## 10-28
Design my_chip, start of the top module:
module my_chip (
    input logic [11:0] io_in,  
    output logic [11:0] io_out,  
    input logic clock,
    input logic reset  
);
Settings: LEC_CHECK=0, ABC_AREA=0, CAP_MARGIN=20, CELL_PAD_IN_SITES_DETAIL_PLACEMENT=0, CELL_PAD_IN_SITES_GLOBAL_PLACEMENT=2, CORE_ASPECT_RATIO=0.8, CORE_MARGIN=2, CORE_UTILIZATION=48, GPL_TIMING_DRIVEN=0, HOLD_SLACK_MARGIN=0.18, MAX_ROUTING_LAYER=met4, MIN_ROUTING_LAYER=met2, PLACE_DENSITY_LB_ADDON=0.03, SLEW_MARGIN=35, TNS_END_PERCENT=95; clock period 3.09 ns.
run.sh (not shown) runs the stock make flow with config.mk's settings and CLKGATE_MAP_FILE=.
Final checks on 10-28, whose flow otherwise completed, came back failing, citing setup timing.
--- input diff 10-28..03-11 ---
# 10-28
export LEC_CHECK = 0
export ABC_AREA = 0
export CAP_MARGIN = 20
export CELL_PAD_IN_SITES_DETAIL_PLACEMENT = 0
export CELL_PAD_IN_SITES_GLOBAL_PLACEMENT = 2
export CORE_ASPECT_RATIO = 0.8
export CORE_MARGIN = 2
export CORE_UTILIZATION = 48
export GPL_TIMING_DRIVEN = 0
export HOLD_SLACK_MARGIN = 0.18
export MAX_ROUTING_LAYER = met4
export MIN_ROUTING_LAYER = met2
export PLACE_DENSITY_LB_ADDON = 0.03
export SLEW_MARGIN = 35
export TNS_END_PERCENT = 95
create_clock -name core_clock -period 3.09 [get_ports {clock}]
# 03-11
export LEC_CHECK = 0
export CAP_MARGIN = 20
export CORE_MARGIN = 2
export CORE_UTILIZATION = 40
export CTS_CLUSTER_SIZE = 13
export MAX_ROUTING_LAYER = met4
export SLEW_MARGIN = 20
create_clock -name core_clock -period 10.0 [get_ports {clock}]
==> comparison <==
- 03-11: no failed stages, no open violations at the end
- Re share of the cycle needed by the critical path after routing: 10-28 was higher than 03-11.
- Relative slew slack, 03-11 and 10-28, lower one = 03-11.
- Delta (03-11 minus 10-28): final cell count moved down, post-CTS repair timing setup buffer count moved down.
- 03-11 against 10-28: final instance area went down by about 6%, longest individual stage delay on the worst path went up by 60 ps, signal arrival time at the worst endpoint up 550 ps, global placement routability congestion now sits lower, met3 global-route usage -53 points.

* * *

## build 32
my_chip again, from the RTL that the note above started with.
make LEC_CHECK=0 ABC_AREA=1 CAP_MARGIN=20 CORE_MARGIN=2 CORE_UTILIZATION=72 CTS_CLUSTER_DIAMETER=27 CTS_CLUSTER_SIZE=72 PLACE_DENSITY_LB_ADDON=0.28 SLEW_MARGIN=40 finish   # period 3.13 ns
Completing all stages was not enough for build 32: its layout failed the final checks because of setup timing.
The following lists how build 86 was set up differently from build 32:
Settings: changing SLEW_MARGIN from 40 to 20; changing CTS_CLUSTER_DIAMETER from 27 to 29; removing CTS_CLUSTER_SIZE (formerly 72); setting SETUP_SLACK_MARGIN to 0.49 for the first time; changing PLACE_DENSITY_LB_ADDON from 0.28 to 0.19.
--- outcome ---
Finished, but not clean: build 86, with setup timing. In build 86 the logic share of the area turned out 0.15 points lower than in build 32. Build 86 ends up with higher part of the cycle the worst path needs than build 32 does. Build 86 against build 32: floorplan die height was more or less identical; worst setup slack after layout went down by 0.036 ns; total power density per cell area was more or less identical.
What build 98 does differently from build 86 at the input level:
Settings: a deleted SETUP_SLACK_MARGIN that had been 0.49; a deleted CTS_CLUSTER_DIAMETER that had been 29; a deleted PLACE_DENSITY_LB_ADDON that had been 0.19; a deleted ABC_AREA that had been 1; a change of the clock period (ns, I/O delays scaled along) from 3.13 to 4.25.
## What came out
Build 98: full flow OK, the timing, design-rule and antenna checks passed
Of build 98 and build 86, the lower netlist area before placement belongs to build 98.
Build 98 against build 86: final cell count now sits lower; wire length now sits lower.

* * *

== exp/pepper ==
my_chip again, from the RTL that the note above started with.
clock: 5.36 ns
lec_check: 0
abc_area: 1
cap_margin: 20
cell_pad_in_sites_detail_placement: 1
core_margin: 8
core_utilization: 17
cts_cluster_size: 25
hold_slack_margin: 0.18
max_routing_layer: met4
slew_margin: 25
tns_end_percent: 100
The final layout from exp/pepper, which completed every stage, passed the timing, design-rule and antenna checks at the end of the flow.
Modified inputs, exp/ember compared to exp/pepper
Settings: HOLD_SLACK_MARGIN removed (was 0.18); SLEW_MARGIN changed from 25 to 20; CELL_PAD_IN_SITES_DETAIL_PLACEMENT removed (was 1); CORE_MARGIN changed from 8 to 2; TNS_END_PERCENT removed (was 100); CTS_CLUSTER_SIZE removed (was 25); CORE_UTILIZATION changed from 17 to 40; MAX_ROUTING_LAYER removed (was met4); ABC_AREA removed (was 1); the clock period (ns, I/O delays scaled along) changed from 5.36 to 10.0.
==> results <==
exp/ember | stages: all done | timing, DRC, antenna: all pass. Between exp/ember and exp/pepper, it is exp/ember whose synthesized-area fraction occupied by and/or/nand/nor cells is lower, by 7.4 points. Cell count along the critical path: exp/ember < exp/pepper. Relative to exp/pepper, the combinational cell fraction of total power of exp/ember is higher by 0.2 points. [compare] base=exp/pepper new=exp/ember: final area lower; data arrival time at the worst-slack endpoint higher; share of synthesized area spent on multiplexers went up by 0.64 points; global-route wire length before repair shows a reduction of 29%.
The following lists how exp/lagoon was set up differently from exp/ember:
Settings: CTS_CLUSTER_DIAMETER: unset -> 354; CTS_CLUSTER_SIZE: unset -> 99; SLEW_MARGIN: 20 -> 35; TNS_END_PERCENT: unset -> 35.
Combinational share of power of exp/ember is on par with exp/lagoon.
Of the two values seen for power group with the highest consumption, the clock network was produced by exp/ember and registers by exp/lagoon.
exp/ember → exp/lagoon: power -5.3%; initial core utilization neither gained nor lost much; final cell area excluding filler cells decreased about 0.6%.
As far as number of maximum-capacitance violations goes, exp/ember and exp/lagoon are indistinguishable; the numbers are identical.
Global-route usage: exp/ember vs exp/lagoon, no meaningful difference
> inputs changed (exp/lagoon -> exp/maple)
Settings: putting ABC_AREA at 1 where nothing was set; putting CORE_ASPECT_RATIO at 1.89 where nothing was set; swapping 40 for 58 in CORE_UTILIZATION.
Results
Measured against each other, exp/maple and exp/lagoon differ in routed length on met3, the higher figure coming from exp/maple. Number of CTS-inserted buffers: exp/lagoon vs exp/maple identical. When exp/maple is measured against exp/lagoon, its setup clock skew after layout turns out 0.0047 ns lower. exp/lagoon → exp/maple: die footprint shows a reduction of 25%, worst slack at placement has increased, maximum ir drop on the vdd rail went up. [exp/maple vs exp/lagoon] post-synthesis cell count: higher in exp/maple. Area growth from synthesis to layout in exp/maple vs exp/lagoon: down 0.48 points. The number of clock buffers in the layout number comes out lower for exp/maple vs exp/lagoon.
The following lists how exp/delta was set up differently from exp/maple:
Settings: CORE_ASPECT_RATIO now 0.51, was 1.89; CELL_PAD_IN_SITES_DETAIL_PLACEMENT now 2, previously not set; CTS_CLUSTER_SIZE no longer set, was 99; HOLD_SLACK_MARGIN now 0.02, previously not set; GPL_TIMING_DRIVEN now 0, previously not set; MAX_ROUTING_LAYER now met4, previously not set; CTS_CLUSTER_DIAMETER no longer set, was 354; CORE_UTILIZATION now 40, was 58; TNS_END_PERCENT now 45, was 35; SLEW_MARGIN now 5, was 35; SETUP_SLACK_MARGIN now -0.58, previously not set; CAP_MARGIN now 35, was 20; PLACE_DENSITY_LB_ADDON now 0.22, previously not set; CELL_PAD_IN_SITES_GLOBAL_PLACEMENT now 2, previously not set; CORE_MARGIN now 4, was 2.
==> comparison <==
Between exp/delta and exp/maple, it is exp/delta whose period utilization is higher, by 5.5 points.
Number of cells in the design after placement: exp/delta > exp/maple
Final design instance area without fill of exp/delta exceeds that of exp/maple by a few percent.
Worst setup margin is lower on exp/delta
Input changes introduced in exp/harbor (baseline for comparison: exp/delta):
Settings: MIN_ROUTING_LAYER now met2, previously not set; CORE_UTILIZATION now 17, was 40; ABC_AREA now 0, was 1.
--- outcome ---
In the flow results for exp/harbor and exp/delta, the count of cells along the worst register-to-register path is larger on exp/delta. Between exp/harbor and exp/delta, die area is higher for exp/harbor, exp/delta comes in under that. Against exp/delta as the reference, exp/harbor delivers a higher total wire length. In the reports for exp/harbor and exp/delta, the larger share of the clock period used by the worst path after layout belongs to exp/harbor. Relative to exp/delta, the utilization of exp/harbor is lower by 25 points. Looking at instance tally after logic synthesis across exp/harbor and exp/delta, the one that comes out lower is exp/harbor.

* * *

my_chip again, from the RTL that the note above started with.
clock: 6.51 ns
lec_check: 0
cap_margin: 5
core_aspect_ratio: 0.94
core_margin: 2
core_utilization: 72
cts_cluster_diameter: 64
cts_cluster_size: 50
hold_slack_margin: 0.05
place_density: 0.92
setup_slack_margin: 1.65
slew_margin: 20
The starting point completed with no timing, DRC or antenna violations.
Edit:
Settings changed: ABC_AREA from default to 1, CAP_MARGIN 5 to 20, CORE_ASPECT_RATIO 0.94 to default, CTS_CLUSTER_DIAMETER 64 to default, CTS_CLUSTER_SIZE 50 to default, HOLD_SLACK_MARGIN 0.05 to default, PLACE_DENSITY 0.92 to 0.37, SETUP_SLACK_MARGIN 1.65 to default.
Clock period 6.51 ns to 2.59 ns, I/O delays scaled along.
- Now the flow finished with setup timing left
- critical path depth increases by 2
- via count increases by 25%
- setup slack gets worse by 2.8 ns
- global-route usage increases by 7.8 points

* * *

P:
Starting RTL as in the previous note.
export LEC_CHECK = 0
export CAP_MARGIN = 20
export CORE_ASPECT_RATIO = 1.45
export CORE_MARGIN = 2
export CORE_UTILIZATION = 31
export PLACE_DENSITY = 0.79
export SETUP_SLACK_MARGIN = 0.83
export SLEW_MARGIN = 20
export TNS_END_PERCENT = 5
create_clock -name core_clock -period 3.25 [get_ports {clock}]
Ran to the end and failed final checks on setup timing: P.
Relative to P, the following input files were edited for Q:
- TNS_END_PERCENT no longer set, was 5
- CORE_UTILIZATION now 40, was 31
- PLACE_DENSITY no longer set, was 0.79
- CORE_ASPECT_RATIO no longer set, was 1.45
- SETUP_SLACK_MARGIN no longer set, was 0.83
- the clock period (ns, I/O delays scaled along) now 7.26, was 3.25
## What came out
Complete run, failing final checks: P, reason setup timing.
Looking at the reports, Q completed the entire flow and the layout it produced met the timing, design-rule and antenna checks.
As of Q, number of vias per cell after detailed routing had risen slightly compared to P.
Delta (Q minus P): number of hold buffers added after cts comparable; relative contribution of the clock network to total power now sits lower.
In the flow results for P and Q, the utilization of the core after routing is smaller on P.
The run with more routed wire is P, not Q.
Diff Q..P | part of the total power dissipated in combinational logic | negligible
Sort P and Q by overall chip area asc -> top: Q
Clock latency reported for the late side of the worst-skew pair of Q is on par with P.
Clock-pin slew on the worst setup and hold paths across P and Q: no real change.

* * *

Starting RTL as in the previous note.
==> flow/design.v (excerpt) <==
module my_chip (
    input logic [11:0] io_in,  
    output logic [11:0] io_out,  
    input logic clock,
    input logic reset  
);
clock: 6.5 ns
lec_check: 0
abc_area: 1
cap_margin: 20
core_margin: 2
core_utilization: 62
cts_cluster_diameter: 358
cts_cluster_size: 96
place_density: 0.42
slew_margin: 20
tns_end_percent: 10
Rerun with:
ABC_AREA = default   (was 1)
CORE_UTILIZATION = 72   (was 62)
CTS_CLUSTER_DIAMETER = default   (was 358)
CTS_CLUSTER_SIZE = default   (was 96)
PLACE_DENSITY = default   (was 0.42)
TNS_END_PERCENT = default   (was 10)
clock period = 2.59 ns   (was 6.5 ns; I/O delays follow)
Effect:
- Now the flow finished but failed the layout checks on setup timing
- sequential power went up to 2.5 times its value
- total power went up by 140%
- synthesized cell count went down by 24%
- clock skew hardly moves
- die size went down by 19%
- cell area hardly moves
- hold slack barely changes
- worst setup slack is worse by 3.5 ns

* * *

Starting RTL as in the previous note.
clock: 3.52 ns
lec_check: 0
abc_area: 1
cap_margin: 20
core_margin: 2
core_utilization: 72
cts_cluster_diameter: 25
cts_cluster_size: 68
place_density: 0.35
setup_slack_margin: 0.44
slew_margin: 20
The baseline finished but fails on negative setup slack.
Then changed:
- CTS_CLUSTER_DIAMETER: 25 -> not set
- CTS_CLUSTER_SIZE: 68 -> 97
- PLACE_DENSITY: 0.35 -> not set
- SETUP_SLACK_MARGIN: 0.44 -> not set
- clock period: 3.52 -> 2.45 ns (I/O delays scaled with it)
=>
- The changed run produced a layout that fails on negative setup slack
- design area rises by 4.5%
- critical path depth rises by 1
- count of clock-buffer cells in the layout does not change
- fmax falls by 0.37%
- final cell count rises by 3.5%
Then changed:
- CTS_CLUSTER_SIZE: 97 -> not set
- SETUP_SLACK_MARGIN: not set -> 0.51
- TNS_END_PERCENT: not set -> 5
- clock period: 2.45 -> 2.59 ns (I/O delays scaled with it)
The changed run finished but failed the layout checks on negative setup slack. Area after synthesis is unchanged. Clock skew is about the same. Routed wire length shrinks by 10%. Register-to-register slack is better by 230 ps. Combinational power drops by about 8%. Hold slack is about the same. Cell count is lower by about 1.4%. Die size is unchanged. Power is lower by about 8%. Sequential power came out lower by about 5%. Worst setup slack gets better by 230 ps.
Then changed:
- SETUP_SLACK_MARGIN: 0.51 -> -0.26
What happened: The new run produced a layout that fails on negative setup slack. Critical path depth goes down by 2. Sequential share of layout area is higher by 0.31 points. Register-to-register slack gets worse by 90 ps.

* * *

## cedar
my_chip again, from the RTL that the note above started with.
// my_chip
module my_chip (
    input logic [11:0] io_in,  
    output logic [11:0] io_out,  
    input logic clock,
    input logic reset  
);
Settings: LEC_CHECK=0, ABC_AREA=0, CAP_MARGIN=20, CELL_PAD_IN_SITES_DETAIL_PLACEMENT=0, CORE_ASPECT_RATIO=0.91, CORE_MARGIN=2, CORE_UTILIZATION=58, MAX_ROUTING_LAYER=met4, PLACE_DENSITY=0.51, SETUP_SLACK_MARGIN=-0.33, SLEW_MARGIN=20, TNS_END_PERCENT=45; clock period 5.98 ns.
What onyx does differently from cedar at the input level:
Settings: CORE_UTILIZATION: 58 -> 56; PLACE_DENSITY: 0.51 -> 0.5; SETUP_SLACK_MARGIN: -0.33 -> 1.28; the clock period (ns, I/O delays scaled along): 5.98 -> 4.61.
- The lower buffer share of cell area came out of cedar.
- Every run (cedar and onyx) finished clean.
- Sort cedar and onyx by critical path required time, ascending, and onyx comes first.
- Total of plain and repair buffers excluding clock buffers was higher in onyx than in cedar.
- Diff cedar..onyx | share of power burned in combinational logic | negligible
- Total buffers and inverters traversed by the critical path: cedar vs onyx — no meaningful difference
- Routed length on met1 in onyx is 230 um higher than in cedar
- Of the two candidates, cedar has the better slack of the worst reg-to-reg path and onyx the worse one.
- Delta (onyx minus cedar): total design power climbed 30%; fraction of power consumed by the clock network comparable; site row count shows an increase of 2.3%.
## Diff of input files: fjord against onyx
Settings: changing PLACE_DENSITY from 0.5 to 0.51; changing CORE_UTILIZATION from 56 to 50; changing the clock period (ns, I/O delays scaled along) from 4.61 to 4.59.
## What came out
- fjord ended with every stage complete and zero timing, DRC or antenna violations.
- | first-pass GRT wire length | fjord vs onyx | ≈ equal |
- Looking at power density over cell area, fjord sits 8.7 mW/mm2 lower than onyx does.
- Taking onyx as the reference, in fjord routed wire length fell about 1.2%; post-route worst setup slack fell 120 ps.
- Design internal power, fjord vs onyx: down by a few percent
- Via count shrinks slightly when moving from onyx to fjord.
[inputs] yarrow vs fjord
Settings: a deleted CORE_ASPECT_RATIO that had been 0.91; a deleted TNS_END_PERCENT that had been 45; a deleted SETUP_SLACK_MARGIN that had been 1.28; a deleted ABC_AREA that had been 0; a deleted CELL_PAD_IN_SITES_DETAIL_PLACEMENT that had been 0; a change of CORE_UTILIZATION from 50 to 18; a deleted PLACE_DENSITY that had been 0.51; a deleted MAX_ROUTING_LAYER that had been met4; a change of the clock period (ns, I/O delays scaled along) from 4.59 to 15.3.
Results
yarrow vs. fjord: clock buffer count has decreased; fraction of registers with async set/reset stayed essentially flat.
yarrow finished every stage and its layout cleared the timing, design-rule and antenna checks.
Going from fjord to yarrow, final instance area picked up an extra 3.4%; number of buffers other than clock buffers in the final layout lost 14.
When the final numbers for fjord and yarrow were put side by side, the clock network power consumption turned out to be greater in fjord.
Looking at final cycle utilization of the critical path, yarrow sits 51 points lower than fjord does.
Power figures rest on the tool's default switching activity, not on a simulated workload.
